==> flow/run.sh <==
#!/bin/bash
# the make line also repeats each setting of config.mk as NAME=value (left out here)
make -C /OpenROAD-flow-scripts/flow DESIGN_CONFIG=/design/flow/config.mk WORK_HOME=/design/flow/orfs CLKGATE_MAP_FILE= finish
==> flow/config.mk <==
export PLATFORM = sky130hd
export DESIGN_NAME = top
export DESIGN_NICKNAME = top
export VERILOG_FILES = /design/flow/design.v
export SDC_FILE = /design/flow/constraint.sdc
export NUM_CORES = 4
export LEC_CHECK = 0
export CAP_MARGIN = 20
export CORE_MARGIN = 2
export CORE_UTILIZATION = 58
export SETUP_SLACK_MARGIN = -0.08
export SLEW_MARGIN = 20
==> flow/constraint.sdc <==
create_clock -name core_clock -period 5.29 [get_ports {clk}]
set_input_delay 1.0580 -clock core_clock [delete_from_list [all_inputs] [get_ports {clk}]]
set_output_delay 1.0580 -clock core_clock [all_outputs]
set_load 0.01 [all_outputs]
==> flow/design.v <==
module matrix_mult
    (   input Clock,
        input reset,  
        input Enable,     
        input [71:0] A,
        input [71:0] B,
        output reg [71:0] C,
        output reg done      
    );
reg signed [7:0] matA [2:0][2:0];
reg signed [7:0] matB [2:0][2:0];
reg signed [7:0] matC [2:0][2:0];
integer i,j,k;   
reg first_cycle;     
reg end_of_mult;     
reg signed [15:0] temp;  
always @(posedge Clock or posedge reset)
begin
    if(reset == 1) begin     
        i = 0;
        j = 0;
        k = 0;
        temp = 0;
        first_cycle = 1;
        end_of_mult = 0;
        done = 0;
        for(i=0;i<=2;i=i+1) begin
            for(j=0;j<=2;j=j+1) begin
                matA[i][j] = 8'd0;
                matB[i][j] = 8'd0;
                matC[i][j] = 8'd0;
            end
        end
    end
    else begin   
        if(Enable == 1)      
            if(first_cycle == 1) begin      
                for(i=0;i<=2;i=i+1) begin
                    for(j=0;j<=2;j=j+1) begin
                        matA[i][j] = A[(i*3+j)*8+:8];
                        matB[i][j] = B[(i*3+j)*8+:8];
                        matC[i][j] = 8'd0;
                    end
                end
                first_cycle = 0;
                end_of_mult = 0;
                temp = 0;
                i = 0;
                j = 0;
                k = 0;
            end
            else if(end_of_mult == 0) begin      
                temp = matA[i][k]*matB[k][j];
                matC[i][j] = matC[i][j] + temp[7:0];     
                if(k == 2) begin
                    k = 0;
                    if(j == 2) begin
                        j = 0;
                        if (i == 2) begin
                            i = 0;
                            end_of_mult = 1;
                        end
                        else
                            i = i + 1;
                    end
                    else
                        j = j+1;
                end
                else
                    k = k+1;
            end
            else if(end_of_mult == 1) begin      
                for(i=0;i<=2;i=i+1) begin    
                    for(j=0;j<=2;j=j+1) begin     
                        C[(i*3+j)*8+:8] = matC[i][j];
                    end
                end
                done = 1;    
            end
    end
end
endmodule
module top(
    input clk,              
    input rst,              
    input cyc,              
    input stb,              
    input we,               
	input [3:0] wb_sel,     
    input [31:0] adr,       
    input [31:0] dat_mosi,  
    output reg [31:0] dat_miso,  
    output reg ack,             
    output reg err              
);
parameter A_OFFSET = 0;     
parameter B_OFFSET = 9;     
parameter C_OFFSET = 18;    
parameter MAT_SIZE = 9;     
parameter INT_WIDTH = 8;  
reg [71:0] A, B;
reg Enable;
reg reset_matrix;
wire [71:0] C;
wire done;
matrix_mult mm_inst(
    .Clock(clk),
    .reset(reset_matrix),
    .Enable(Enable),
    .A(A),
    .B(B),
    .C(C),
    .done(done)
);
always @(posedge clk or posedge rst) begin
    if (rst) begin
        dat_miso <= 32'b0;
        ack <= 0;
        err <= 0;
        reset_matrix <= 1;
        Enable <= 0;
        A <= 72'b0;
        B <= 72'b0;
    end else if (cyc && stb) begin
        ack <= 0;
        err <= 0;
        reset_matrix <= 0;
        if (we && wb_sel[0]) begin
            reset_matrix <= 1;
            if (adr < A_OFFSET+MAT_SIZE) begin
                A[((adr-A_OFFSET)*INT_WIDTH)+:INT_WIDTH] <= dat_mosi[7:0];
                ack <= 1;
            end else if (adr >=B_OFFSET && adr < B_OFFSET+MAT_SIZE) begin
                B[((adr-B_OFFSET)*INT_WIDTH)+:INT_WIDTH] <= dat_mosi[7:0];
                ack <= 1;
            end else begin
                err <= 1;
            end
        end else if (!we) begin
            if (adr >= C_OFFSET && adr < C_OFFSET+MAT_SIZE) begin
                Enable <= 1;
                if (done) begin
                    dat_miso[7:0] <= C[(adr-C_OFFSET)*INT_WIDTH+:INT_WIDTH];
                    ack <= 1;
                    Enable <= 0;
                end
            end else begin
                err <= 1;
            end
        end
    end else begin
        ack <= 0;
        err <= 0;
    end
end
endmodule
==> reports/metrics.cfg, run 1 <==
[logic_synthesis]
topCombFamilyByArea=multiplexers
ys_cells=2288
synthCells=2288
synthXorXnorAreaFrac_pct=4.94
ff_type=dfrtp_1
synth_warnings=5
synth-simple-area-share_pct=12.0
area_leaders=dfrtp_1 (43%), mux2_2 (15%), edfxtp_1 (7.9%)
top_area_share_pct=42.7
edf_count=72
ys_top_cells_by_count=dfrtp_1 (465), mux2_2 (358), nor2_1 (164)
muxShareOfSynthArea_pct=17.8
ys_ff=543
largest_area_cell=dfrtp_1
synth_area_um2=27300
synth_cell_types=85
synth_area_per_cell_um2=11.9
synth_adder_area_share_pct=3.68
ys_area_um2=27300
yosysSeqAreaShare_pct=51.2
async_flop_share_pct=86.7
synth_top_cell_by_count=dfrtp_1
compound_area_share_pct=7.30

[clock_network]
cts_tree=built
holdBufCountCts=0
cts_root_buf=clkbuf_16
clk_pin_slew_ns=0.06
cts_buffers=56
cts.sinks=543
cts.htree.levels=2
clkLatencyLatePin_ns=0.61
clk_path_buf_depth=3

[setup_path]
worstSetupEndpoint=mm_inst.matC[6][7]
cp_max_fo=5
rr_endpoint=mm_inst.matC[6][7]
rrSetupSlack_ns=-2.38
cp.required_ns=5.78
reg2reg_depth=30
crit_start=mm_inst.k[0]
cp.arrival_ns=8.16
path_buffers=5
slowest_stage=fa_1
crit_family=adder cells
r2r_start=mm_inst.k[0]
end_kind=flip-flop
path_depth=30
path_class=flip-flop to flip-flop
cp-start-kind=flip-flop
slowest_delay_ns=0.56

[timing]
finalCritPeriodShare_pct=145
fmax_mhz=130
hold_violations=0
fin_crit_ns=7.67
worst_pin_slew_ns=1.02
rsz0062_at_grt=true
slew_violations=0
setup_ws_ns=-2.38
max-slew-margin-rel_pct=31.7
hold_ws_ns=0.417
fin_tns_setup_ns=-83.67
skew_ns=0.0229
setup_viol=72

[pwr]
powerSeq_mw=4.22
swShare_pct=22.3
share_seq_of_total_power_pct=48.8
p_leak_nw=15.1
p_clk_mw=4.07
pwr_density_cell_nw_per_um2=267
p_int_mw=6.73
comb_power_uw=371
clkPwrFrac_pct=46.9
maxPowerGroup=registers
ir_drop_mv=0.400
combPwrFrac_pct=4.3
p_sw_mw=1.93

[detailed_routing]
firstDrtPassIters=5
vias_per_cell=6.05
routedWlPerCell_um=21.5
routed_wl_um=68200
route.detailed.drc=0
insertedDiodeCount=0
drt_iter0_drc=1507
drt.antenna.violating_nets=0
vias=19200

[run_status]
failed_checks=setup timing
status=finished with violations

[floorplan]
fp.dieArea_um2=48700
fp_util_pct=58.7
fp-row-count=79
die_y_um=221
fp.coreArea_um2=46500
die_x_um=221
boundaryPins=107

[global_route]
grt_max_degree=188
grt_first_pass_wirelength_um=109000
first_global_vias=19600
grt_overflow_total=0
grt.total_usage_pct=28.7
antenna_found_initial=0

[layout]
nNetsFinal=2655
area_delta_synth_final_pct=19.0

[placement]
place.detailed.hpwl_um=46100
gp_congestion=0.928
port_buffers=55

[run]
tool_warnings=70
maxCapViolations=0

[worst_hold_path]
min_path_type=flip-flop to asynchronous set/reset pin

## stage by stage
step / total power, mW / worst slack, ns / cell area (um^2) / util (%) / std cells
3_5_place_dp: 4.67 / -2.49 / 30100 / 64.8 / 3050
6_report: 8.66 / -2.38 / 32400 / 69.8 / 3168
5_1_grt: 8.93 / -2.70 / 32400 / 69.8 / 3168
2_1_floorplan: 4.52 / -2.06 / 27700 / - / 2311
4_1_cts: 8.73 / -2.37 / 32300 / 69.5 / 3164
3_3_place_gp: 4.67 / -2.25 / 30100 / 64.8 / 3050
## per-layer routing
metal / track usage, % / part of all wire, % / vias to the layer above
li1: - / - / 8729
met1: 40.6 / 45 / 9894
met2: 47.0 / 48 / 434
met3: 3.51 / 4.0 / 119
met4: 8.31 / 2.5 / 0
met5: 0 / 0 / -
## final cells by class
class                      instances  area, um^2
clock buffer                      77        1600
clock inverter                    27         304
fill                            3403       14000
inverter                          58         229
multi-input combinational       1586       13300
sequential                       543       14000
tap                              607         759
timing repair buffer             270        2320
## timing repair
item | CTS | global route
gates resized | 47 | 21
endpoints found under the hold margin | 0 | 0
pin swaps | 19 | 7
setup endpoints to repair | 63 | 72
gates cloned | 6 | 0
setup buffers | 6 | 3
==> run 2: changes to the inputs <==
- ABC_AREA: unset -> 1
- CAP_MARGIN: 20 -> 30
- CELL_PAD_IN_SITES_DETAIL_PLACEMENT: unset -> 0
- CORE_MARGIN: 2 -> 3
- CORE_UTILIZATION: 58 -> 57
- CTS_CLUSTER_DIAMETER: unset -> 356
- GPL_ROUTABILITY_DRIVEN: unset -> 1
- MAX_ROUTING_LAYER: unset -> met4
- PLACE_DENSITY_LB_ADDON: unset -> 0.28
- SETUP_SLACK_MARGIN: -0.08 -> unset
- TNS_END_PERCENT: unset -> 95
- clock period: 5.29 -> 10.9 ns (I/O delays scaled with it)
==> reports/metrics.cfg, run 2 <==
[run_status]
status=no timing/DRC/antenna violations

[setup_path]
cp.required_ns=11.40
end_kind=flip-flop
path_class=flip-flop to flip-flop
cp-start-kind=flip-flop
reg2reg_depth=46
cp_max_fo=28
crit_start=mm_inst.k[0]
slowest_delay_ns=0.51
path_common_cell=nand2_1
rr_endpoint=mm_inst.matC[4][7]
path_depth=46
rrSetupSlack_ns=1.72
slowest_stage=fa_1
worstSetupEndpoint=mm_inst.matC[4][7]
path_buffers=7
cp.arrival_ns=9.69
crit_family=adder cells
r2r_start=mm_inst.k[0]

[pwr]
share_seq_of_total_power_pct=48.4
p_leak_nw=16.3
fin_total_pwr_mw=4.24
clkPwrFrac_pct=45.3
swShare_pct=24.2
combPwrFrac_pct=6.3
p_sw_mw=1.03
ir_drop_mv=0.158
pwr_density_cell_nw_per_um2=127
p_clk_mw=1.92
comb_power_uw=267
p_int_mw=3.21
powerSeq_mw=2.05
maxPowerGroup=registers

[detailed_routing]
routedWlPerCell_um=17.4
top_layer_used=met4
met2_length_um=37900
wl_met1_um=35500
insertedDiodeCount=0
drt_iter0_drc=2398
vias=26100
firstDrtPassIters=7
routed_wl_um=81500
vias_per_cell=5.58
route.detailed.drc=0
wl_met3_um=5470
drt.antenna.violating_nets=0

[floorplan]
fp.dieArea_um2=56000
fp_util_pct=58.4
boundaryPins=107
fp-row-count=83
die_y_um=237
fp.coreArea_um2=51900
die_x_um=237

[placement]
place.detailed.hpwl_um=55800
gp_congestion=0.954
port_buffers=55

[logic_synthesis]
synth_cell_types=66
yosysSeqAreaShare_pct=46.0
topCombFamilyByArea=simple AND/OR/NAND/NOR gates
synthXorXnorAreaFrac_pct=2.07
ys_ff=543
synth-simple-area-share_pct=29.1
area_leaders=dfrtp_1 (38%), nand2_1 (13%), inv_1 (7.2%)
synth_area_um2=30300
ys_area_um2=30300
synth_adder_area_share_pct=3.31
ff_type=dfrtp_1
top_area_share_pct=38.4
async_flop_share_pct=86.7
synth_warnings=5
compound_area_share_pct=9.58
synthCells=3937
muxShareOfSynthArea_pct=0.0330
largest_area_cell=dfrtp_1
edf_count=72
ys_top_cells_by_count=nand2_1 (1067), inv_1 (584), dfrtp_1 (465)
synth_top_cell_by_count=nand2_1
synth_area_per_cell_um2=7.70
ys_cells=3937

[timing]
finalCritPeriodShare_pct=84.2
rsz0062_at_grt=false
skew_ns=0.0196
fmax_mhz=109
hold_violations=0
fin_crit_ns=9.18
slew_violations=0
setup_viol=0
max-slew-margin-rel_pct=34.3
fin_tns_setup_ns=0
hold_ws_ns=0.255
worst_pin_slew_ns=0.976

[clock_network]
cts.sinks=543
holdBufCountCts=0
cts_buffers=55
cts_tree=built
clk_path_buf_depth=3
cts_setup_buffers=0
post_cts_resized=0
clk_pin_slew_ns=0.07
clkLatencyLatePin_ns=0.62
cts_root_buf=clkbuf_16
cts.htree.levels=2

[global_route]
first_global_vias=24900
antenna_found_initial=0
grt_overflow_total=0
grt_first_pass_wirelength_um=132000
grt_max_degree=137
grt.total_usage_pct=29.8

[layout]
nNetsFinal=4108
area_delta_synth_final_pct=10.2

[run]
maxCapViolations=0
tool_warnings=62

[worst_hold_path]
min_path_type=flip-flop to asynchronous set/reset pin

-- run 2: cell type report --
cell class	count	area [um^2]
clock buffers	80	1610
fillers	4496	18500
flip-flops and latches	543	14000
repair buffers	95	971
clock inverters	18	211
well taps	680	851
multi-input cells	2658	13500
inverters	615	2320
-- run 2: stage by stage --
step | worst slack [ns] | cells | area [um^2] | utilization (%)
2_1_floorplan | 1.86 | 3960 | 30400 | -
3_3_place_gp | 1.92 | 4580 | 31400 | 60.4
3_5_place_dp | 1.82 | 4586 | 31500 | 60.6
4_1_cts | 1.78 | 4684 | 33300 | 64.1
5_1_grt | 1.04 | 4689 | 33400 | 64.4
6_report | 1.72 | 4689 | 33400 | 64.4
-- run 2: metal layers --
metal | track usage (%) | up-vias
met3 | 3.83 | 173
met5 | - | -
met1 | 40.4 | 12300
li1 | - | 12700
met2 | 47.0 | 942
met4 | 9.62 | 0
==> run 3: changes to the inputs <==
- ABC_AREA: 1 -> unset
- CAP_MARGIN: 30 -> 20
- CELL_PAD_IN_SITES_DETAIL_PLACEMENT: 0 -> unset
- CORE_MARGIN: 3 -> 2
- CORE_UTILIZATION: 57 -> 72
- CTS_CLUSTER_DIAMETER: 356 -> unset
- CTS_CLUSTER_SIZE: unset -> 51
- GPL_ROUTABILITY_DRIVEN: 1 -> unset
- MAX_ROUTING_LAYER: met4 -> unset
- PLACE_DENSITY_LB_ADDON: 0.28 -> 0.0
- SETUP_SLACK_MARGIN: unset -> 1.64
- TNS_END_PERCENT: 95 -> unset
- clock period: 10.9 -> 5.51 ns (I/O delays scaled with it)
==> reports/metrics.cfg, run 3 <==
[pwr]
ir_drop_mv=0.296
powerSeq_mw=4.05
p_leak_nw=15.2
clkPwrFrac_pct=44.6
fin_total_pwr_mw=8.01
pwr_density_cell_nw_per_um2=245
share_seq_of_total_power_pct=50.6
combPwrFrac_pct=4.8
swShare_pct=23.0
p_int_mw=6.17
p_sw_mw=1.84
maxPowerGroup=registers
p_clk_mw=3.57
comb_power_uw=381

[setup_path]
path_depth=31
cp_max_fo=5
worstSetupEndpoint=mm_inst.matC[4][7]
path_common_cell=fa_1
crit_family=adder cells
slowest_delay_ns=0.52
slowest_stage=fa_1
end_kind=flip-flop
r2r_start=mm_inst.k[0]
path_class=flip-flop to flip-flop
reg2reg_depth=31
cp-start-kind=flip-flop
crit_start=mm_inst.k[0]
cp.required_ns=6.02
rr_endpoint=mm_inst.matC[4][7]
path_buffers=7
cp.arrival_ns=8.26
rrSetupSlack_ns=-2.24

[layout]
area_delta_synth_final_pct=19.9
fill_cells=1799
postLayoutCoreUtil_pct=87.1
nNetsFinal=2641
final_area_um2=32700
flop_area_um2=14000
logic_area_um2=13900

[logic_synthesis]
yosysSeqAreaShare_pct=51.2
synthXorXnorAreaFrac_pct=4.94
ys_top_cells_by_count=dfrtp_1 (465), mux2_2 (358), nor2_1 (164)
largest_area_cell=dfrtp_1
synth_warnings=5
synth_area_per_cell_um2=11.9
top_area_share_pct=42.7
ys_ff=543
topCombFamilyByArea=multiplexers
compound_area_share_pct=7.30
ys_area_um2=27300
synth_top_cell_by_count=dfrtp_1
edf_count=72
synthCells=2288
ff_type=dfrtp_1
synth-simple-area-share_pct=12.0
synth_adder_area_share_pct=3.68
synth_cell_types=85
async_flop_share_pct=86.7
area_leaders=dfrtp_1 (43%), mux2_2 (15%), edfxtp_1 (7.9%)
ys_cells=2288
synth_area_um2=27300
muxShareOfSynthArea_pct=17.8

[detailed_routing]
drt.antenna.violating_nets=0
drt_iter0_drc=1812
vias=20000
vias_per_cell=6.56
routed_wl_um=73200
firstDrtPassIters=6
insertedDiodeCount=0
route.detailed.drc=0
routedWlPerCell_um=24.0

[global_route]
antenna_found_initial=0
grt_max_degree=192
met1_usage_pct=49.4
use_met2_pct=63.1
gr-max-usage-layer=met2
grt_overflow_total=0
use_met3_pct=5.73
grt.total_usage_pct=38.1
grt_first_pass_wirelength_um=115000
first_global_vias=20900

[timing]
worst_pin_slew_ns=1.06
hold_ws_ns=0.444
fin_crit_ns=7.75
skew_ns=0.0202
setup_viol=54
finalCritPeriodShare_pct=141
setup_ws_ns=-2.24
slew_violations=0
fin_tns_setup_ns=-67.98
fmax_mhz=129
rsz0062_at_grt=true
hold_violations=0
max-slew-margin-rel_pct=28.6

[run]
tool_warnings=69
maxCapViolations=0

[floorplan]
die_x_um=199
fp_util_pct=72.7
fp.dieArea_um2=39400
die_y_um=199
fp.coreArea_um2=37500
boundaryPins=107
fp-row-count=71

[clock_network]
cts.htree.levels=2
cts.sinks=543
clkLatencyLatePin_ns=0.63
cts_tree=built
cts_buffers=52
clk_path_buf_depth=3
clk_pin_slew_ns=0.07
holdBufCountCts=0
cts_root_buf=clkbuf_16

[worst_hold_path]
min_path_type=flip-flop to asynchronous set/reset pin

[placement]
port_buffers=55
gp_congestion=0.956
post_dp_cell_area_um2=30200
place.detailed.hpwl_um=46000

[run_status]
status=finished with violations
failed_checks=setup timing

[run 3: area by class of cell]
class | instances | area share, %
clock inverters | 19 | 0.689
clock buffers | 73 | 4.41
well taps | 511 | 1.96
flip-flops and latches | 543 | 42.7
inverters | 58 | 0.774
repair buffers | 263 | 7.01
multi-input cells | 1583 | 42.4
[run 3: per-layer routing]
layer  wire length [um]  vias up
met2              36600      939
met5                  0        -
li1                   -     8685
met3               4960      259
met1              28200    10100
met4               3400        0
[run 3: what timing repair did]
item	CTS	global route
gates resized	121	74
buffers inserted	21	8
endpoints found under the setup margin	201	183
cloned	1	1
pin swaps	45	23
[run 3: stage by stage]
| step | setup WS [ns] | cells |
|---|---|---|
| 2_1_floorplan | -1.79 | 2311 |
| 6_report | -2.24 | 3050 |
| 3_3_place_gp | -1.90 | 2926 |
| 3_5_place_dp | -2.21 | 2926 |
| 5_1_grt | -2.50 | 3050 |
| 4_1_cts | -2.30 | 3040 |
==> run 4: changes to the inputs <==
- CELL_PAD_IN_SITES_DETAIL_PLACEMENT: unset -> 2
- CORE_MARGIN: 2 -> 7
- CORE_UTILIZATION: 72 -> 35
- CTS_CLUSTER_SIZE: 51 -> unset
- GPL_ROUTABILITY_DRIVEN: unset -> 1
- MIN_ROUTING_LAYER: unset -> met1
- PLACE_DENSITY: unset -> 0.4
- PLACE_DENSITY_LB_ADDON: 0.0 -> unset
- SETUP_SLACK_MARGIN: 1.64 -> 1.76
- SLEW_MARGIN: 20 -> 35
- clock period: 5.51 -> 6.37 ns (I/O delays scaled with it)
==> reports/metrics.cfg, run 4 <==
[layout]
final_area_um2=33700
nNetsFinal=2657
fill_cells=7710
area_delta_synth_final_pct=23.6
logic_area_um2=13600
flop_area_um2=14000

[logic_synthesis]
topCombFamilyByArea=multiplexers
ys_area_um2=27300
async_flop_share_pct=86.7
yosysSeqAreaShare_pct=51.2
synth_warnings=5
ys_cells=2288
ys_top_cells_by_count=dfrtp_1 (465), mux2_2 (358), nor2_1 (164)
largest_area_cell=dfrtp_1
synth_top_cell_by_count=dfrtp_1
ys_ff=543
ff_type=dfrtp_1
edf_count=72
muxShareOfSynthArea_pct=17.8
synthCells=2288
synth_adder_area_share_pct=3.68
synthXorXnorAreaFrac_pct=4.94
synth_area_per_cell_um2=11.9
synth-simple-area-share_pct=12.0
compound_area_share_pct=7.30
synth_area_um2=27300
area_leaders=dfrtp_1 (43%), mux2_2 (15%), edfxtp_1 (7.9%)
synth_cell_types=85
top_area_share_pct=42.7

[pwr]
combPwrFrac_pct=4.5
maxPowerGroup=clock
powerSeq_mw=3.51
swShare_pct=23.1
p_leak_nw=15.4
p_sw_mw=1.78
clkPwrFrac_pct=49.9
comb_power_uw=349
pwr_density_cell_nw_per_um2=228
share_seq_of_total_power_pct=45.6
p_clk_mw=3.83
ir_drop_mv=0.162
p_int_mw=5.91

[placement]
post_dp_cell_area_um2=30800
port_buffers=55
dpl_worst_slack_ns=-1.60
place.detailed.hpwl_um=59700
gp_congestion=0.818

[detailed_routing]
insertedDiodeCount=0
routedWlPerCell_um=24.1
drt_iter0_drc=796
vias_per_cell=5.36
drt.antenna.violating_nets=0
firstDrtPassIters=5
route.detailed.drc=0
routed_wl_um=86900
vias=19300

[setup_path]
rr_endpoint=mm_inst.matC[3][7]
crit_start=mm_inst.k[0]
crit_family=adder cells
slowest_delay_ns=0.52
cp.arrival_ns=8.26
cp.required_ns=6.87
path_buffers=6
worstSetupEndpoint=mm_inst.matC[3][7]
path_class=flip-flop to flip-flop
r2r_start=mm_inst.k[0]
cp-start-kind=flip-flop
rrSetupSlack_ns=-1.40
path_depth=30
slowest_stage=fa_1
path_common_cell=fa_1
reg2reg_depth=30
cp_max_fo=5
end_kind=flip-flop

[run_status]
failed_checks=setup timing
status=finished with violations

[timing]
max-slew-margin-rel_pct=41.2
fin_tns_setup_ns=-30.53
rsz0062_at_grt=true
slew_violations=0
setup_ws_ns=-1.40
hold_ws_ns=0.364
skew_ns=0.0211
worst_pin_slew_ns=0.882
fmax_mhz=129
fin_crit_ns=7.77
setup_viol=36
finalCritPeriodShare_pct=122
hold_violations=0

[run]
tool_warnings=68
maxCapViolations=0

[clock_network]
cts_root_buf=clkbuf_16
clk_path_buf_depth=3
cts_tree=built
cts_buffers=67
cts.sinks=543
clkLatencyLatePin_ns=0.60
cts.htree.levels=3
clk_pin_slew_ns=0.06

[global_route]
grt.total_usage_pct=20.1
first_global_vias=21900
met1_usage_pct=27.9
grt_overflow_total=0
use_met3_pct=2.95
use_met2_pct=33.2
antenna_found_initial=0
grt_max_degree=121
grt_first_pass_wirelength_um=136000
gr-max-usage-layer=met2

[floorplan]
fp-row-count=102
fp.coreArea_um2=77200
fp_util_pct=35.3
die_y_um=293
boundaryPins=107
fp.dieArea_um2=85900
die_x_um=293

[worst_hold_path]
min_path_type=flip-flop to asynchronous set/reset pin

run 4: repair_timing:
item	in CTS	in global routing
hold buffers	0	0
pin swaps	32	28
resized	94	68
gates cloned	2	0
endpoints found under the setup margin	128	129
buffers inserted	6	15
run 4: cell type report:
cell class / instances / share of cell area [%]
clock buffers: 94 / 5.83
flip-flops and latches: 543 / 41.4
repair buffers: 265 / 7.03
clock inverters: 21 / 0.743
well taps: 1040 / 3.86
inverters: 58 / 0.728
multi-input cells: 1582 / 40.4
run 4: metal layers:
metal  share of wire (%)  up-vias  wire, um
li1                    -     8719         -
met1                  47    10200     40900
met4                 2.6        0      2220
met5                   0        -         0
met3                 3.1      135      2730
met2                  47      286     41100
run 4: through the flow:
step | power (mW) | std cells | utilization (%)
after detailed placement | 3.92 | 3465 | 39.9
final | 7.69 | 3603 | 43.6
after global routing | 7.96 | 3603 | 43.6
after floorplan | 3.77 | 2311 | -
after CTS | 7.83 | 3588 | 43.2
after global placement | 3.90 | 3463 | 39.8
==> run 5: changes to the inputs <==
- ABC_AREA: unset -> 1
- CELL_PAD_IN_SITES_DETAIL_PLACEMENT: 2 -> unset
- CORE_MARGIN: 7 -> 2
- CORE_UTILIZATION: 35 -> 72
- CTS_CLUSTER_DIAMETER: unset -> 369
- CTS_CLUSTER_SIZE: unset -> 15
- GPL_ROUTABILITY_DRIVEN: 1 -> unset
- PLACE_DENSITY: 0.4 -> unset
- PLACE_DENSITY_LB_ADDON: unset -> 0.06
- SETUP_SLACK_MARGIN: 1.76 -> unset
- SLEW_MARGIN: 35 -> 20
- clock period: 6.37 -> 5.6 ns (I/O delays scaled with it)
==> reports/metrics.cfg, run 5 <==
[detailed_routing]
met2_length_um=43900
insertedDiodeCount=0
routedWlPerCell_um=19.8
drt_iter0_drc=3613
wl_met1_um=34100
vias_per_cell=6.19
routed_wl_um=92900
route.detailed.drc=0
wl_met3_um=9270
drt.antenna.violating_nets=0
vias=29000
top_layer_used=met4
firstDrtPassIters=8

[layout]
layoutNonFillerInstCount=4688
nNetsFinal=4256
postLayoutCoreUtil_pct=82.9
fill_cells=2523
area_delta_synth_final_pct=14.2

[global_route]
grt_max_degree=197
first_global_vias=28500
antenna_found_initial=0
grt_first_pass_wirelength_um=148000
grt.total_usage_pct=42.6
grt_overflow_total=0

[setup_path]
end_kind=flip-flop
cp-start-kind=flip-flop
cp.required_ns=6.08
slowest_delay_ns=0.53
cp_max_fo=8
crit_start=mm_inst.k[1]
reg2reg_depth=48
path_common_cell=nand2_2
rrSetupSlack_ns=-1.86
cp.arrival_ns=7.94
slowest_stage=fa_1
r2r_start=mm_inst.k[1]
path_class=flip-flop to flip-flop
rr_endpoint=mm_inst.matC[5][7]
crit_family=adder cells
worstSetupEndpoint=mm_inst.matC[5][7]
path_buffers=9
path_depth=48

[run_status]
status=finished with violations
failed_checks=setup timing

[clock_network]
cts_tree=built
clk_pin_slew_ns=0.08
cts_root_buf=clkbuf_16
cts.htree.levels=2
clk_path_buf_depth=3
holdBufCountCts=0
cts.sinks=543
clkLatencyLatePin_ns=0.60
cts_buffers=42

[placement]
port_buffers=55
gp_congestion=1.01
place_inst=4596
place.detailed.hpwl_um=62700
dpl_worst_slack_ns=-1.94

[pwr]
combPwrFrac_pct=7.0
swShare_pct=25.0
p_leak_nw=16.8
p_int_mw=5.56
pwr_density_cell_nw_per_um2=214
powerSeq_mw=3.98
maxPowerGroup=registers
share_seq_of_total_power_pct=53.8
fin_total_pwr_mw=7.41
clkPwrFrac_pct=39.3
comb_power_uw=516
ir_drop_mv=0.293
p_sw_mw=1.85
p_clk_mw=2.91

[logic_synthesis]
topCombFamilyByArea=simple AND/OR/NAND/NOR gates
compound_area_share_pct=9.58
synth_area_per_cell_um2=7.70
synth_area_um2=30300
synth_adder_area_share_pct=3.31
top_area_share_pct=38.4
ys_area_um2=30300
edf_count=72
synth_warnings=5
synthXorXnorAreaFrac_pct=2.07
ys_top_cells_by_count=nand2_1 (1067), inv_1 (584), dfrtp_1 (465)
muxShareOfSynthArea_pct=0.0330
synthCells=3937
ys_ff=543
synth_cell_types=66
yosysSeqAreaShare_pct=46.0
async_flop_share_pct=86.7
largest_area_cell=dfrtp_1
synth-simple-area-share_pct=29.1
area_leaders=dfrtp_1 (38%), nand2_1 (13%), inv_1 (7.2%)
synth_top_cell_by_count=nand2_1
ff_type=dfrtp_1
ys_cells=3937

[run]
tool_warnings=70
maxCapViolations=0

[timing]
setup_viol=54
finalCritPeriodShare_pct=133
skew_ns=0.0258
max-slew-margin-rel_pct=25.9
worst_pin_slew_ns=1.11
hold_violations=0
slew_violations=0
rsz0062_at_grt=true
fin_crit_ns=7.46
fin_tns_setup_ns=-60.37
setup_ws_ns=-1.86
fmax_mhz=134

[floorplan]
fp_util_pct=72.6
fp-row-count=75
fp.coreArea_um2=41800
boundaryPins=107
fp.dieArea_um2=43800
die_x_um=209
die_y_um=209

[worst_hold_path]
hold_start=B[7]
whs_path_depth=2
min_to=mm_inst.matB[8][7]
min_path_type=flip-flop to flip-flop

-- run 5: layout make-up --
| type | count | area [um^2] | share of cell area [%] |
|---|---|---|---|
| inverter | 615 | 2330 | 6.74 |
| clock inverter | 3 | 45.0 | 0.130 |
| tap | 539 | 674 | 1.95 |
| timing repair buffer | 251 | 2180 | 6.31 |
| sequential | 543 | 14000 | 40.3 |
| timing repair inverter | 1 | 7.51 | 0.0217 |
| multi-input combinational | 2662 | 14200 | 41.1 |
| clock buffer | 74 | 1190 | 3.45 |
-- run 5: routing by layer --
layer  GRT usage [%]  up-vias
met4            22.9        0
met1            53.6    13600
met3            8.15      457
met5               0        -
met2            70.4     1876
li1                -    13000
-- run 5: timing repair --
| item | 4_1_cts | 5_1_grt |
|---|---|---|
| setup buffers | 5 | 3 |
| pin swaps | 29 | 20 |
| endpoints found under the setup margin | 54 | 69 |
| gates resized | 85 | 78 |
| gates cloned | 5 | 0 |
-- run 5: per-stage QoR --
step	hold WS, ns	area [um^2]
after floorplan	0.422	30600
after global placement	0.436	32700
after detailed placement	0.456	32700
after CTS	0.471	34200
after global routing	0.488	34600
final	0.471	34600
==> run 6: changes to the inputs <==
- ABC_AREA: 1 -> 0
- CTS_CLUSTER_DIAMETER: 369 -> unset
- clock period: 5.6 -> 5.9 ns (I/O delays scaled with it)
==> reports/metrics.cfg, run 6 <==
[run_status]
status=finished with violations
failed_checks=setup timing

[detailed_routing]
drt.antenna.violating_nets=0
wl_met1_um=28700
wl_met3_um=5460
firstDrtPassIters=5
routedWlPerCell_um=23.9
top_layer_used=met4
route.detailed.drc=0
drt_iter0_drc=1948
routed_wl_um=72200
insertedDiodeCount=0
vias=19800
vias_per_cell=6.56
met2_length_um=34600

[floorplan]
die_y_um=199
boundaryPins=107
fp_util_pct=72.7
fp.dieArea_um2=39400
die_x_um=199
fp.coreArea_um2=37500
fp-row-count=71

[pwr]
comb_power_uw=326
pwr_density_cell_nw_per_um2=234
powerSeq_mw=3.79
fin_total_pwr_mw=7.41
maxPowerGroup=registers
p_leak_nw=14.8
p_clk_mw=3.30
clkPwrFrac_pct=44.5
ir_drop_mv=0.308
p_sw_mw=1.66
swShare_pct=22.4
share_seq_of_total_power_pct=51.1
p_int_mw=5.75
combPwrFrac_pct=4.4

[timing]
slew_violations=0
max-slew-margin-rel_pct=20.4
setup_viol=54
setup_ws_ns=-1.67
fmax_mhz=132
fin_crit_ns=7.57
finalCritPeriodShare_pct=128
hold_ws_ns=0.217
rsz0062_at_grt=true
worst_pin_slew_ns=1.19
hold_violations=0
skew_ns=0.0131

[setup_path]
path_buffers=6
reg2reg_depth=30
cp.required_ns=6.38
cp_max_fo=6
path_class=flip-flop to flip-flop
crit_start=mm_inst.k[1]
cp.arrival_ns=8.05
slowest_stage=fa_1
worstSetupEndpoint=mm_inst.matC[6][7]
rrSetupSlack_ns=-1.67
end_kind=flip-flop
r2r_start=mm_inst.k[1]
cp-start-kind=flip-flop
rr_endpoint=mm_inst.matC[6][7]
path_depth=30
slowest_delay_ns=0.55
crit_family=adder cells

[logic_synthesis]
synth_top_cell_by_count=dfrtp_1
ys_ff=543
ff_type=dfrtp_1
top_area_share_pct=42.7
largest_area_cell=dfrtp_1
synth_warnings=5
yosysSeqAreaShare_pct=51.2
muxShareOfSynthArea_pct=17.8
ys_area_um2=27300
synthCells=2288
area_leaders=dfrtp_1 (43%), mux2_2 (15%), edfxtp_1 (7.9%)
synth_cell_types=85
compound_area_share_pct=7.30
synthXorXnorAreaFrac_pct=4.94
synth_area_um2=27300
ys_cells=2288
synth-simple-area-share_pct=12.0
synth_area_per_cell_um2=11.9
async_flop_share_pct=86.7
ys_top_cells_by_count=dfrtp_1 (465), mux2_2 (358), nor2_1 (164)
edf_count=72
topCombFamilyByArea=multiplexers
synth_adder_area_share_pct=3.68

[layout]
area_delta_synth_final_pct=16.2
layoutNonFillerInstCount=3022
nNetsFinal=2614
postLayoutCoreUtil_pct=84.5

[clock_network]
cts.htree.levels=2
cts.sinks=543
cts_root_buf=clkbuf_16
cts_buffers=53
clkLatencyLatePin_ns=0.59
holdBufCountCts=0
clk_pin_slew_ns=0.06
clk_path_buf_depth=3
cts_tree=built

[global_route]
grt_first_pass_wirelength_um=114000
grt_max_degree=145
antenna_found_initial=0
grt.total_usage_pct=37.9
first_global_vias=20400
grt_overflow_total=0

[placement]
gp_congestion=0.946
place_inst=2919
place.detailed.hpwl_um=48400
port_buffers=55

[run]
maxCapViolations=0
tool_warnings=66

[worst_hold_path]
min_path_type=flip-flop to asynchronous set/reset pin

-- run 6: cell type report --
class	instances	area (um^2)
Clock buffer	80	1550
Clock inverter	12	114
Fill cell	1956	5830
Inverter	58	229
Multi-Input combinational cell	1583	13200
Sequential cell	543	14000
Tap cell	511	639
Timing Repair Buffer	235	1950
-- run 6: through the flow --
stage	instance area [um^2]	TNS [ns]	worst slack, ns
2_1_floorplan	27700	-31.16	-1.45
3_3_place_gp	29600	-43.79	-1.64
3_5_place_dp	29600	-51.08	-1.85
4_1_cts	31500	-53.25	-1.75
5_1_grt	31700	-61.28	-1.92
6_report	31700	-50.28	-1.67
-- run 6: per-layer routing --
metal | global-route usage (%) | up-vias
met5 | 0 | -
met4 | 17.7 | 0
met3 | 6.36 | 238
met2 | 60.4 | 973
met1 | 51.6 | 9964
li1 | - | 8637
-- run 6: what timing repair did --
action	4_1_cts	5_1_grt
resized	33	30
pin swaps	12	6
hold endpoints to repair	0	0
setup endpoints to repair	54	63
buffers inserted	6	3
cloned	2	0
==> run 7: changes to the inputs <==
- ABC_AREA: 0 -> unset
- CAP_MARGIN: 20 -> 35
- CELL_PAD_IN_SITES_DETAIL_PLACEMENT: unset -> 2
- CELL_PAD_IN_SITES_GLOBAL_PLACEMENT: unset -> 2
- CORE_ASPECT_RATIO: unset -> 0.51
- CORE_UTILIZATION: 72 -> 40
- CTS_CLUSTER_DIAMETER: unset -> 89
- CTS_CLUSTER_SIZE: 15 -> 16
- HOLD_SLACK_MARGIN: unset -> 0.05
- MAX_ROUTING_LAYER: unset -> met4
- MIN_ROUTING_LAYER: met1 -> unset
- PLACE_DENSITY_LB_ADDON: 0.06 -> 0.03
- clock period: 5.9 -> 6.6 ns (I/O delays scaled with it)
==> reports/metrics.cfg, run 7 <==
[layout]
area_delta_synth_final_pct=16.9
logic_area_um2=13100
layoutNonFillerInstCount=3423
fill_cells=6661
postLayoutCoreUtil_pct=47.2
flop_area_um2=14000
nNetsFinal=2628

[global_route]
grt_max_degree=148
grt.total_usage_pct=25.9
use_met3_pct=4.13
grt_overflow_total=0
use_met2_pct=37.6
first_global_vias=21300
met1_usage_pct=38.7
gr-max-usage-layer=met1
grt_first_pass_wirelength_um=136000
antenna_found_initial=3

[pwr]
swShare_pct=24.4
ir_drop_mv=0.148
p_int_mw=4.58
powerSeq_mw=3.38
p_sw_mw=1.48
p_leak_nw=14.7
clkPwrFrac_pct=39.2
share_seq_of_total_power_pct=55.8
maxPowerGroup=registers
fin_total_pwr_mw=6.06
comb_power_uw=306
pwr_density_cell_nw_per_um2=190
p_clk_mw=2.37
combPwrFrac_pct=5.1

[logic_synthesis]
synth_area_um2=27300
yosysSeqAreaShare_pct=51.2
async_flop_share_pct=86.7
ff_type=dfrtp_1
ys_cells=2288
ys_top_cells_by_count=dfrtp_1 (465), mux2_2 (358), nor2_1 (164)
synth_top_cell_by_count=dfrtp_1
synth_adder_area_share_pct=3.68
compound_area_share_pct=7.30
synthXorXnorAreaFrac_pct=4.94
edf_count=72
area_leaders=dfrtp_1 (43%), mux2_2 (15%), edfxtp_1 (7.9%)
ys_ff=543
ys_area_um2=27300
synth-simple-area-share_pct=12.0
synth_area_per_cell_um2=11.9
synth_warnings=5
synthCells=2288
muxShareOfSynthArea_pct=17.8
largest_area_cell=dfrtp_1
topCombFamilyByArea=multiplexers
top_area_share_pct=42.7
synth_cell_types=85

[run_status]
status=finished with violations
failed_checks=setup timing

[placement]
dpl_worst_slack_ns=-1.43
place_inst=3332
port_buffers=55
gp_congestion=0.864
place.detailed.hpwl_um=61600

[detailed_routing]
routedWlPerCell_um=25.5
drt.antenna.violating_nets=0
route.detailed.drc=0
drt_iter0_drc=1258
vias=19400
routed_wl_um=87300
vias_per_cell=5.67
firstDrtPassIters=5

[clock_network]
cts.sinks=543
cts.htree.levels=2
cts_tree=built
clk_pin_slew_ns=0.08
cts_root_buf=clkbuf_16
clk_path_buf_depth=3
cts_buffers=39
holdBufCountCts=0
clkLatencyLatePin_ns=0.60

[setup_path]
cp-start-kind=flip-flop
path_depth=31
crit_family=adder cells
slowest_stage=fa_1
cp.required_ns=7.09
slowest_delay_ns=0.55
worstSetupEndpoint=mm_inst.matC[2][7]
crit_start=mm_inst.k[1]
rr_endpoint=mm_inst.matC[2][7]
end_kind=flip-flop
r2r_start=mm_inst.k[1]
cp.arrival_ns=8.50
path_common_cell=fa_1
rrSetupSlack_ns=-1.41
path_class=flip-flop to flip-flop
cp_max_fo=5
path_buffers=7
reg2reg_depth=31

[timing]
fin_crit_ns=8.01
worst_pin_slew_ns=1.09
skew_ns=0.0384
fmax_mhz=125
finalCritPeriodShare_pct=121
setup_ws_ns=-1.41
slew_violations=0
hold_violations=0
fin_tns_setup_ns=-26.31
setup_viol=45
max-slew-margin-rel_pct=27.4
rsz0062_at_grt=true

[floorplan]
fp-row-count=68
fp.dieArea_um2=70400
die_y_um=190
fp.coreArea_um2=67500
boundaryPins=107
die_x_um=370
fp_util_pct=40.4

[run]
tool_warnings=73
maxCapViolations=0

[worst_hold_path]
min_path_type=flip-flop to asynchronous set/reset pin

run 7: stage by stage:
step	cell area, um^2	hold slack, ns
6_report	31800	0.361
5_1_grt	31800	0.431
4_1_cts	31700	0.402
3_5_place_dp	30200	0.407
3_3_place_gp	30100	0.393
2_1_floorplan	27600	0.435
run 7: what timing repair did:
item / CTS / global route
gates cloned: 3 / 0
resized: 50 / 11
setup endpoints to repair: 45 / 54
buffers inserted: 8 / 6
pin swaps: 15 / 12
run 7: final cells by class:
cell class	instances	area share (%)
inverter	58	0.719
sequential	543	43.8
tap	910	3.57
multi-input combinational	1584	41.2
clock buffer	61	3.39
antenna	3	0.0236
timing repair buffer	262	7.15
clock inverter	2	0.0786
run 7: metal layers:
metal	routed length, um	up-vias
met1	44700	10400
met5	0	-
met3	3590	94
met4	1120	0
li1	-	8647
met2	37900	296
==> run 8: changes to the inputs <==
- CAP_MARGIN: 35 -> 20
- CELL_PAD_IN_SITES_DETAIL_PLACEMENT: 2 -> unset
- CELL_PAD_IN_SITES_GLOBAL_PLACEMENT: 2 -> unset
- CORE_ASPECT_RATIO: 0.51 -> unset
- CORE_UTILIZATION: 40 -> 72
- CTS_CLUSTER_DIAMETER: 89 -> unset
- CTS_CLUSTER_SIZE: 16 -> unset
- HOLD_SLACK_MARGIN: 0.05 -> unset
- MAX_ROUTING_LAYER: met4 -> unset
- PLACE_DENSITY_LB_ADDON: 0.03 -> 0.0
- clock period: 6.6 -> 7.36 ns (I/O delays scaled with it)
==> reports/metrics.cfg, run 8 <==
[global_route]
antenna_found_initial=0
grt_first_pass_wirelength_um=108000
grt_max_degree=164
grt.total_usage_pct=35.7
first_global_vias=19700
grt_overflow_total=0

[setup_path]
cp.arrival_ns=8.20
cp_max_fo=5
crit_family=adder cells
rrSetupSlack_ns=-0.34
slowest_stage=fa_1
path_depth=28
path_buffers=3
cp-start-kind=flip-flop
crit_start=mm_inst.k[0]
path_common_cell=fa_1
slowest_delay_ns=0.54
end_kind=flip-flop
r2r_start=mm_inst.k[0]
rr_endpoint=mm_inst.matC[3][7]
cp.required_ns=7.86
reg2reg_depth=28
worstSetupEndpoint=mm_inst.matC[3][7]
path_class=flip-flop to flip-flop

[detailed_routing]
routedWlPerCell_um=23.0
drt.antenna.violating_nets=0
routed_wl_um=68100
route.detailed.drc=0
insertedDiodeCount=0
firstDrtPassIters=6
drt_iter0_drc=1610
vias=19200
vias_per_cell=6.48

[logic_synthesis]
synthXorXnorAreaFrac_pct=4.94
muxShareOfSynthArea_pct=17.8
yosysSeqAreaShare_pct=51.2
async_flop_share_pct=86.7
compound_area_share_pct=7.30
synth-simple-area-share_pct=12.0
ys_ff=543
synth_warnings=5
area_leaders=dfrtp_1 (43%), mux2_2 (15%), edfxtp_1 (7.9%)
edf_count=72
ys_cells=2288
synthCells=2288
synth_top_cell_by_count=dfrtp_1
synth_cell_types=85
ys_area_um2=27300
ff_type=dfrtp_1
synth_area_um2=27300
synth_area_per_cell_um2=11.9
synth_adder_area_share_pct=3.68
top_area_share_pct=42.7
topCombFamilyByArea=multiplexers
ys_top_cells_by_count=dfrtp_1 (465), mux2_2 (358), nor2_1 (164)
largest_area_cell=dfrtp_1

[run_status]
failed_checks=setup timing
status=finished with violations

[clock_network]
clk_pin_slew_ns=0.06
cts.sinks=543
cts_buffers=54
cts_tree=built
clk_path_buf_depth=3
clkLatencyLatePin_ns=0.62
cts_root_buf=clkbuf_16
cts.htree.levels=2

[pwr]
clkPwrFrac_pct=46.6
p_clk_mw=2.86
p_leak_nw=14.5
ir_drop_mv=0.226
powerSeq_mw=3.03
combPwrFrac_pct=4.1
p_int_mw=4.75
swShare_pct=22.7
pwr_density_cell_nw_per_um2=198
share_seq_of_total_power_pct=49.3
p_sw_mw=1.40
comb_power_uw=251
maxPowerGroup=registers

[floorplan]
fp_util_pct=72.7
boundaryPins=107
die_y_um=199
fp-row-count=71
die_x_um=199
fp.coreArea_um2=37500
fp.dieArea_um2=39400

[layout]
layoutNonFillerInstCount=2964
fill_cells=2056
postLayoutCoreUtil_pct=82.9
area_delta_synth_final_pct=14.0
nNetsFinal=2547
flop_area_um2=14000
logic_area_um2=13000

[run]
maxCapViolations=0
tool_warnings=66

[placement]
place.detailed.hpwl_um=42600
gp_congestion=0.910
place_inst=2852
port_buffers=55

[timing]
setup_ws_ns=-0.340
max-slew-margin-rel_pct=20.3
skew_ns=0.0292
slew_violations=0
finalCritPeriodShare_pct=105
rsz0062_at_grt=true
setup_viol=9
fin_crit_ns=7.70
worst_pin_slew_ns=1.19
hold_violations=0
fmax_mhz=130

[worst_hold_path]
min_path_type=flip-flop to flip-flop
min_to=mm_inst.C[65]
hold_start=mm_inst.matC[0][1]
whs_path_depth=0

[run 8: stage by stage]
step	power (mW)	area [um^2]	hold WS, ns	setup TNS (ns)	setup slack [ns]
floorplan	3.25	27500	0.435	-0.525	-0.0981
global placement	3.34	28900	0.449	-2.69	-0.322
detailed placement	3.34	28900	0.451	-6.14	-0.499
CTS	6.16	31000	0.466	-2.21	-0.343
global route	6.32	31100	0.481	-9.10	-0.574
finish	6.15	31100	0.467	-2.81	-0.340
[run 8: final cells by class]
type                    instances  area share (%)
clock buffers                  74            5.01
clock inverters                28           0.954
inverters                      58           0.729
multi-input cells            1582            41.7
flip-flops and latches        543            44.9
well taps                     511            2.06
repair buffers                168            4.60
[run 8: timing repair]
action,4_1_cts,5_1_grt
buffers inserted,8,1
gates resized,31,14
hold buffers,0,0
pin swaps,26,5
setup endpoints to repair,27,27
gates cloned,1,0
[run 8: routing by layer]
| metal | GRT usage [%] | part of all wire, % |
|---|---|---|
| met1 | 48.1 | 41 |
| met2 | 57.4 | 48 |
| met3 | 6.21 | 6.5 |
| met4 | 16.3 | 4.3 |
| met5 | 0 | 0 |
==> run 9: changes to the inputs <==
- ABC_AREA: unset -> 0
- CELL_PAD_IN_SITES_DETAIL_PLACEMENT: unset -> 2
- CELL_PAD_IN_SITES_GLOBAL_PLACEMENT: unset -> 3
- CORE_ASPECT_RATIO: unset -> 1.24
- CORE_UTILIZATION: 72 -> 31
- CTS_CLUSTER_DIAMETER: unset -> 154
- CTS_CLUSTER_SIZE: unset -> 25
- GPL_TIMING_DRIVEN: unset -> 0
- MIN_ROUTING_LAYER: unset -> met1
- PLACE_DENSITY: unset -> 0.78
- PLACE_DENSITY_LB_ADDON: 0.0 -> unset
- SLEW_MARGIN: 20 -> 10
- TNS_END_PERCENT: unset -> 75
- clock period: 7.36 -> 6.89 ns (I/O delays scaled with it)
==> reports/metrics.cfg, run 9 <==
[run]
maxCapViolations=0
tool_warnings=66

[logic_synthesis]
yosysSeqAreaShare_pct=51.2
ys_top_cells_by_count=dfrtp_1 (465), mux2_2 (358), nor2_1 (164)
area_leaders=dfrtp_1 (43%), mux2_2 (15%), edfxtp_1 (7.9%)
synth_cell_types=85
synth_area_um2=27300
compound_area_share_pct=7.30
edf_count=72
async_flop_share_pct=86.7
ff_type=dfrtp_1
largest_area_cell=dfrtp_1
ys_ff=543
synth_top_cell_by_count=dfrtp_1
topCombFamilyByArea=multiplexers
muxShareOfSynthArea_pct=17.8
synthXorXnorAreaFrac_pct=4.94
synth-simple-area-share_pct=12.0
synth_adder_area_share_pct=3.68
ys_cells=2288
top_area_share_pct=42.7
synthCells=2288
synth_warnings=5
ys_area_um2=27300
synth_area_per_cell_um2=11.9

[setup_path]
slowest_stage=fa_1
reg2reg_depth=29
r2r_start=mm_inst.k[0]
cp-start-kind=flip-flop
path_common_cell=fa_1
cp.arrival_ns=8.63
end_kind=flip-flop
crit_family=adder cells
rrSetupSlack_ns=-1.24
worstSetupEndpoint=mm_inst.matC[1][7]
crit_start=mm_inst.k[0]
path_depth=29
path_class=flip-flop to flip-flop
rr_endpoint=mm_inst.matC[1][7]
path_buffers=4
slowest_delay_ns=0.54
cp.required_ns=7.39
cp_max_fo=6

[placement]
place_inst=3546
dpl_worst_slack_ns=-2.98
gp_congestion=0.808
port_buffers=46
post_dp_cell_area_um2=29600
place.detailed.hpwl_um=62800

[layout]
fill_cells=9242
nNetsFinal=2578
area_delta_synth_final_pct=15.4
layoutNonFillerInstCount=3619
postLayoutCoreUtil_pct=35.9
final_area_um2=31500

[clock_network]
cts.htree.levels=1
cts.sinks=543
clk_pin_slew_ns=0.12
clkLatencyLatePin_ns=0.61
cts_buffers=25
clk_path_buf_depth=3
cts_tree=built
cts_root_buf=clkbuf_16

[detailed_routing]
routed_wl_um=86200
routedWlPerCell_um=23.8
firstDrtPassIters=5
vias=18900
route.detailed.drc=0
insertedDiodeCount=0
drt_iter0_drc=769
drt.antenna.violating_nets=0
vias_per_cell=5.23

[timing]
skew_ns=0.0261
hold_violations=0
hold_ws_ns=0.382
fin_crit_ns=8.13
slew_violations=0
rsz0062_at_grt=true
setup_ws_ns=-1.24
setup_viol=36
worst_pin_slew_ns=1.24
max-slew-margin-rel_pct=16.9
fmax_mhz=123
finalCritPeriodShare_pct=118

[global_route]
grt_first_pass_wirelength_um=136000
antenna_found_initial=0
grt_overflow_total=0
grt.total_usage_pct=19.2
grt_max_degree=104
first_global_vias=21800

[pwr]
p_sw_mw=1.28
pwr_density_cell_nw_per_um2=168
clkPwrFrac_pct=32.7
p_leak_nw=14.1
swShare_pct=24.2
maxPowerGroup=registers
p_int_mw=4.01
ir_drop_mv=0.245
p_clk_mw=1.73
comb_power_uw=326
powerSeq_mw=3.24
share_seq_of_total_power_pct=61.1
combPwrFrac_pct=6.2

[run_status]
failed_checks=setup timing
status=finished with violations

[floorplan]
fp.dieArea_um2=90300
fp_util_pct=31.1
boundaryPins=107
die_x_um=270
die_y_um=334
fp.coreArea_um2=87500
fp-row-count=121

[worst_hold_path]
min_path_type=flip-flop to asynchronous set/reset pin

==> run 9: repair_timing <==
action / 4_1_cts / 5_1_grt
hold buffers: 0 / 0
pin swaps: 44 / 18
buffers inserted: 24 / 5
setup endpoints to repair: 95 / 77
cloned: 3 / 1
resized: 150 / 16
==> run 9: cell type report <==
class | instances | area [um^2] | share of cell area [%]
inverter | 58 | 229 | 0.728
clock inverter | 2 | 17.5 | 0.0557
buffer | 126 | 656 | 2.08
multi-input combinational | 1585 | 13400 | 42.5
timing repair buffer | 99 | 1080 | 3.45
clock buffer | 38 | 674 | 2.14
tap | 1168 | 1460 | 4.65
sequential | 543 | 14000 | 44.4
==> run 9: metal layers <==
metal  track usage (%)  part of all wire (%)
met5                 0                     0
met2              36.3                    54
met1              23.6                    42
met3              1.45                   2.1
met4              4.20                   2.1
==> run 9: metrics by stage <==
stage	power [mW]	setup TNS, ns
3_5_place_dp	3.63	-143.96
2_1_floorplan	3.47	-22.81
3_3_place_gp	3.59	-492.65
5_1_grt	5.50	-29.46
4_1_cts	5.37	-17.83
6_report	5.29	-20.80
==> run 10: changes to the inputs <==
- ABC_AREA: 0 -> unset
- CAP_MARGIN: 20 -> 40
- CELL_PAD_IN_SITES_DETAIL_PLACEMENT: 2 -> unset
- CELL_PAD_IN_SITES_GLOBAL_PLACEMENT: 3 -> unset
- CORE_ASPECT_RATIO: 1.24 -> 0.89
- CORE_UTILIZATION: 31 -> 72
- CTS_CLUSTER_DIAMETER: 154 -> 366
- CTS_CLUSTER_SIZE: 25 -> 15
- GPL_TIMING_DRIVEN: 0 -> unset
- MAX_ROUTING_LAYER: unset -> met4
- MIN_ROUTING_LAYER: met1 -> unset
- PLACE_DENSITY: 0.78 -> unset
- PLACE_DENSITY_LB_ADDON: unset -> 0.03
- SETUP_SLACK_MARGIN: unset -> 1.3
- SLEW_MARGIN: 10 -> 20
- TNS_END_PERCENT: 75 -> unset
- clock period: 6.89 -> 5.03 ns (I/O delays scaled with it)
==> reports/metrics.cfg, run 10 <==
[run_status]
status=finished with violations
failed_checks=setup timing

[pwr]
pwr_density_cell_nw_per_um2=246
p_sw_mw=1.89
maxPowerGroup=registers
p_clk_mw=3.15
ir_drop_mv=0.323
powerSeq_mw=4.44
swShare_pct=23.6
combPwrFrac_pct=5.6
share_seq_of_total_power_pct=55.2
comb_power_uw=447
fin_total_pwr_mw=8.04
p_leak_nw=15.1
p_int_mw=6.14
clkPwrFrac_pct=39.2

[layout]
flop_area_um2=14000
logic_area_um2=13900
nNetsFinal=2677
fill_cells=1800
postLayoutCoreUtil_pct=87.1
area_delta_synth_final_pct=19.7

[logic_synthesis]
ys_top_cells_by_count=dfrtp_1 (465), mux2_2 (358), nor2_1 (164)
synth-simple-area-share_pct=12.0
synth_warnings=5
ys_area_um2=27300
synth_area_per_cell_um2=11.9
ys_cells=2288
compound_area_share_pct=7.30
top_area_share_pct=42.7
synthCells=2288
synthXorXnorAreaFrac_pct=4.94
synth_adder_area_share_pct=3.68
edf_count=72
yosysSeqAreaShare_pct=51.2
topCombFamilyByArea=multiplexers
ff_type=dfrtp_1
area_leaders=dfrtp_1 (43%), mux2_2 (15%), edfxtp_1 (7.9%)
synth_area_um2=27300
largest_area_cell=dfrtp_1
ys_ff=543
synth_cell_types=85
async_flop_share_pct=86.7
muxShareOfSynthArea_pct=17.8
synth_top_cell_by_count=dfrtp_1

[timing]
finalCritPeriodShare_pct=156
rsz0062_at_grt=true
skew_ns=0.0175
max-slew-margin-rel_pct=34.0
setup_ws_ns=-2.82
setup_viol=72
worst_pin_slew_ns=0.990
slew_violations=0
fmax_mhz=127
hold_violations=0
hold_ws_ns=0.466
fin_crit_ns=7.85

[detailed_routing]
firstDrtPassIters=19
insertedDiodeCount=0
vias=20400
vias_per_cell=6.71
routedWlPerCell_um=25.3
drt_iter0_drc=2262
drt.antenna.violating_nets=0
routed_wl_um=77000
route.detailed.drc=0

[placement]
gp_congestion=0.948
place.detailed.hpwl_um=49300
port_buffers=55

[setup_path]
cp.required_ns=5.51
end_kind=flip-flop
cp-start-kind=flip-flop
cp_max_fo=5
rr_endpoint=mm_inst.matC[4][7]
path_class=flip-flop to flip-flop
crit_start=mm_inst.k[1]
cp.arrival_ns=8.33
worstSetupEndpoint=mm_inst.matC[4][7]
path_buffers=6
reg2reg_depth=31
slowest_delay_ns=0.52
crit_family=adder cells
rrSetupSlack_ns=-2.82
r2r_start=mm_inst.k[1]
path_depth=31
slowest_stage=fa_1

[run]
maxCapViolations=0
tool_warnings=70

[global_route]
first_global_vias=21000
grt_first_pass_wirelength_um=117000
grt_max_degree=169
grt_overflow_total=0
grt.total_usage_pct=39.7
antenna_found_initial=0

[floorplan]
fp.coreArea_um2=37500
die_y_um=188
fp.dieArea_um2=39400
fp_util_pct=72.7
fp-row-count=67
boundaryPins=107
die_x_um=210

[clock_network]
cts_tree=built
clk_pin_slew_ns=0.08
clkLatencyLatePin_ns=0.59
cts.htree.levels=2
cts_root_buf=clkbuf_16
cts.sinks=543
cts_buffers=42
clk_path_buf_depth=3

[worst_hold_path]
min_path_type=flip-flop to asynchronous set/reset pin

run 10: metrics by stage:
stage	instance area (um^2)	setup slack, ns	std cells	setup TNS, ns
after floorplan	28200	-2.27	2311	-73.49
after global placement	30400	-2.46	2928	-91.91
after detailed placement	30500	-2.74	2933	-104.51
after CTS	32200	-2.60	3016	-94.60
after global routing	32600	-3.03	3038	-114.97
final	32600	-2.82	3038	-105.43
run 10: cell type report:
cell class                      count  area share, %
Sequential cell                   543           42.8
Multi-Input combinational cell   1586           42.7
Timing Repair Buffer              306           8.22
Clock buffer                       59           3.48
Tap cell                          483           1.85
Inverter                           58          0.775
Clock inverter                      3          0.138
run 10: timing repair:
| item | CTS | global route |
|---|---|---|
| setup endpoints to repair | 182 | 173 |
| resized | 128 | 65 |
| cloned | 4 | 3 |
| pin swaps | 28 | 29 |
| setup buffers | 17 | 14 |
| hold buffers | 0 | 0 |
| hold endpoints to repair | 0 | 0 |
run 10: per-layer routing:
layer | global-route usage, % | wire length (um) | vias to the layer above
met4 | 15.0 | 2790 | 0
met5 | - | 0 | -
met2 | 62.0 | 37400 | 1115
met1 | 52.8 | 29800 | 10300
li1 | - | - | 8733
met3 | 7.02 | 6930 | 220
==> run 11: changes to the inputs <==
- CAP_MARGIN: 40 -> 20
- CORE_ASPECT_RATIO: 0.89 -> unset
- CTS_CLUSTER_DIAMETER: 366 -> unset
- CTS_CLUSTER_SIZE: 15 -> 42
- HOLD_SLACK_MARGIN: unset -> 0.29
- MAX_ROUTING_LAYER: met4 -> unset
- PLACE_DENSITY_LB_ADDON: 0.03 -> 0.0
- SETUP_SLACK_MARGIN: 1.3 -> 1.46
- TNS_END_PERCENT: unset -> 10
==> reports/metrics.cfg, run 11 <==
[global_route]
grt_overflow_total=0
grt_first_pass_wirelength_um=115000
first_global_vias=20900
grt_max_degree=167
antenna_found_initial=0
grt.total_usage_pct=38.1

[timing]
skew_ns=0.0546
hold_violations=0
rsz0062_at_grt=true
fin_crit_ns=7.77
fmax_mhz=129
worst_pin_slew_ns=1.13
slew_violations=0
max-slew-margin-rel_pct=24.7
setup_viol=72
finalCritPeriodShare_pct=155
setup_ws_ns=-2.74

[logic_synthesis]
edf_count=72
ys_ff=543
topCombFamilyByArea=multiplexers
synth_warnings=5
synth_adder_area_share_pct=3.68
area_leaders=dfrtp_1 (43%), mux2_2 (15%), edfxtp_1 (7.9%)
synth-simple-area-share_pct=12.0
largest_area_cell=dfrtp_1
compound_area_share_pct=7.30
muxShareOfSynthArea_pct=17.8
ff_type=dfrtp_1
top_area_share_pct=42.7
synth_cell_types=85
synthCells=2288
async_flop_share_pct=86.7
synth_top_cell_by_count=dfrtp_1
synth_area_per_cell_um2=11.9
synthXorXnorAreaFrac_pct=4.94
ys_area_um2=27300
synth_area_um2=27300
ys_cells=2288
ys_top_cells_by_count=dfrtp_1 (465), mux2_2 (358), nor2_1 (164)
yosysSeqAreaShare_pct=51.2

[layout]
area_delta_synth_final_pct=19.9
postLayoutCoreUtil_pct=87.2
nNetsFinal=2669

[pwr]
powerSeq_mw=4.44
p_int_mw=6.76
p_clk_mw=4.00
p_leak_nw=15.4
ir_drop_mv=0.339
pwr_density_cell_nw_per_um2=272
p_sw_mw=2.11
share_seq_of_total_power_pct=50.0
combPwrFrac_pct=4.9
comb_power_uw=431
maxPowerGroup=registers
swShare_pct=23.8
clkPwrFrac_pct=45.1

[setup_path]
reg2reg_depth=30
cp.required_ns=5.55
end_kind=flip-flop
cp_max_fo=5
r2r_start=mm_inst.k[0]
cp.arrival_ns=8.29
rrSetupSlack_ns=-2.74
cp-start-kind=flip-flop
slowest_stage=fa_1
path_buffers=5
worstSetupEndpoint=mm_inst.matC[5][7]
crit_family=adder cells
crit_start=mm_inst.k[0]
path_depth=30
slowest_delay_ns=0.55
path_class=flip-flop to flip-flop
rr_endpoint=mm_inst.matC[5][7]

[detailed_routing]
vias_per_cell=6.54
drt.antenna.violating_nets=0
drt_iter0_drc=1870
route.detailed.drc=0
routedWlPerCell_um=24.1
firstDrtPassIters=6
vias=20200
routed_wl_um=74300
insertedDiodeCount=0

[floorplan]
fp-row-count=71
die_x_um=199
fp.coreArea_um2=37500
die_y_um=199
boundaryPins=107
fp_util_pct=72.7
fp.dieArea_um2=39400

[clock_network]
cts.sinks=543
holdBufCountCts=0
clkLatencyLatePin_ns=0.64
clk_path_buf_depth=3
cts_buffers=53
clk_pin_slew_ns=0.07
cts_root_buf=clkbuf_16
cts_tree=built
cts.htree.levels=2

[worst_hold_path]
whs_path_depth=1
min_path_type=flip-flop to flip-flop
hold_start=B[69]
min_to=mm_inst.matB[0][5]

[placement]
place.detailed.hpwl_um=46400
dpl_worst_slack_ns=-2.77
port_buffers=55
gp_congestion=0.956

[run_status]
failed_checks=setup timing
status=finished with violations

[run]
tool_warnings=68
maxCapViolations=0

## run 11: layer usage
metal / wire [um] / track usage [%] / up-vias
met3: 4890 / 6.87 / 216
li1: - / - / 8767
met2: 37500 / 64.0 / 924
met1: 28800 / 49.0 / 10300
met4: 3020 / 16.6 / 0
met5: 0 / 0 / -
## run 11: cell type report
type / instances / area [um^2]
sequential: 543 / 14000
multi-input combinational: 1583 / 13600
fill: 1760 / 4810
timing repair buffer: 290 / 2490
clock buffer: 65 / 1440
tap: 511 / 639
clock inverter: 32 / 292
inverter: 58 / 248
## run 11: timing repair
item / in CTS / in global routing
setup buffers: 5 / 2
setup endpoints to repair: 203 / 194
pin swaps: 44 / 37
gates cloned: 2 / 0
gates resized: 179 / 79
## run 11: through the flow
| step | instance area, um^2 | setup TNS (ns) | cells | hold WS, ns | power [mW] |
|---|---|---|---|---|---|
| floorplan | 27600 | -118.37 | 2311 | 0.435 | 4.76 |
| global placement | 30000 | -112.37 | 2975 | 0.448 | 4.91 |
| detailed placement | 30000 | -126.50 | 2975 | 0.455 | 4.92 |
| CTS | 32400 | -116.40 | 3079 | 0.468 | 8.85 |
| global route | 32700 | -138.98 | 3082 | 0.481 | 9.10 |
| finish | 32700 | -119.69 | 3082 | 0.470 | 8.87 |
Power and IR drop assume default switching activity.
